// reciprocal_float
module reciprocal_float(
    input clk, rst,
    input start,
    input [31:0] x,
    output [31:0] out,
    output done, zero_flag
);
make LEC_CHECK=0 CAP_MARGIN=25 CELL_PAD_IN_SITES_GLOBAL_PLACEMENT=3 CORE_ASPECT_RATIO=0.7 CORE_MARGIN=2 CORE_UTILIZATION=40 GPL_ROUTABILITY_DRIVEN=0 MAX_ROUTING_LAYER=met4 MIN_ROUTING_LAYER=met2 SETUP_SLACK_MARGIN=-0.57 SLEW_MARGIN=25 finish   # period 11.0 ns
run.sh (not shown) runs the stock make flow with config.mk's settings and CLKGATE_MAP_FILE=.
Next try:
==> flow/config.mk (replaced) <==
export PLATFORM = sky130hd
export DESIGN_NAME = reciprocal_float
export DESIGN_NICKNAME = reciprocal_float
export VERILOG_FILES = /design/flow/design.v
export SDC_FILE = /design/flow/constraint.sdc
export NUM_CORES = 4
export LEC_CHECK = 0
export CAP_MARGIN = 20
export CORE_ASPECT_RATIO = 0.5
export CORE_MARGIN = 6
export CORE_UTILIZATION = 40
export CTS_CLUSTER_DIAMETER = 254
export CTS_CLUSTER_SIZE = 100
export SLEW_MARGIN = 20
export TNS_END_PERCENT = 35
Outcome:
- hold slack stays flat
- wire length drops by about 15%
- clock-buffer cell count climbs by 1
- core utilization climbs by 1.0 points
- clock skew hardly moves
- final area stays the same
- power drops by 1.2%
- worst setup slack hardly moves
Next try:
==> flow/config.mk (replaced) <==
export PLATFORM = sky130hd
export DESIGN_NAME = reciprocal_float
export DESIGN_NICKNAME = reciprocal_float
export VERILOG_FILES = /design/flow/design.v
export SDC_FILE = /design/flow/constraint.sdc
export NUM_CORES = 4
export LEC_CHECK = 0
export CAP_MARGIN = 20
export CORE_MARGIN = 2
export CORE_UTILIZATION = 44
export SLEW_MARGIN = 20
==> flow/constraint.sdc (replaced) <==
create_clock -name core_clock -period 6.16 [get_ports {clk}]
set_input_delay 1.2320 -clock core_clock [delete_from_list [all_inputs] [get_ports {clk}]]
set_output_delay 1.2320 -clock core_clock [all_outputs]
set_load 0.01 [all_outputs]
Effect: Via count falls by 1.5%. Final cell count falls by 1.2%. Setup slack degrades by 4.2 ns. Register-to-register slack degrades by 4.2 ns. Worst hold slack improves by 0.0031 ns. Power rises by 74%. Non-clock buffer count rises by 13. Design area rises by 0.54%. Clock power rises by 67%. Routed wire length falls by 8.7%.

reciprocal_float again, from the RTL that the note above started with.
make LEC_CHECK=0 ABC_AREA=1 CAP_MARGIN=20 CORE_ASPECT_RATIO=1.45 CORE_MARGIN=2 CORE_UTILIZATION=72 CTS_CLUSTER_DIAMETER=363 CTS_CLUSTER_SIZE=10 HOLD_SLACK_MARGIN=0.28 SETUP_SLACK_MARGIN=0.58 SLEW_MARGIN=35 finish   # period 2.0 ns
The starting point did not get past detailed placement.
Change:
CORE_ASPECT_RATIO = unset   (was 1.45)
CTS_CLUSTER_DIAMETER = unset   (was 363)
CTS_CLUSTER_SIZE = unset   (was 10)
HOLD_SLACK_MARGIN = unset   (was 0.28)
SETUP_SLACK_MARGIN = unset   (was 0.58)
SLEW_MARGIN = 20   (was 35)
clock period = 6.54 ns   (was 2.0 ns; I/O delays follow)
Outcome: The new run completed with no timing, DRC or antenna violations. Die size hardly moves. Synthesized cell count is unchanged. Area after synthesis is unchanged.
Change:
CORE_ASPECT_RATIO = 1.31   (was unset)
CTS_CLUSTER_SIZE = 98   (was unset)
clock period = 4.64 ns   (was 6.54 ns; I/O delays follow)
Result:
- The new run finished with timing, DRC and antenna clean
- design area is higher by 1.6%
- routed wire length went up by 1.2%
- combinational power rose by 42%
- final cell count went up by 0.60%
- worst setup slack got worse by 1.1 ns
- global-route usage is lower by 0.17 points
- clock skew stays flat
- die size stays flat
- synthesized cell count is unchanged
- non-clock buffer count came out higher by 11
- count of clock-buffer cells in the layout goes down by 1
Change:
CORE_UTILIZATION = 64   (was 72)
CTS_CLUSTER_SIZE = unset   (was 98)
clock period = 3.82 ns   (was 4.64 ns; I/O delays follow)
Now the flow ran to the end with violations: negative setup slack.
Cell area goes up by 18%.
Via count rises by 14%.
Wire length rose by 27%.
No activity file was given, so power comes from the tool's default toggle rates.
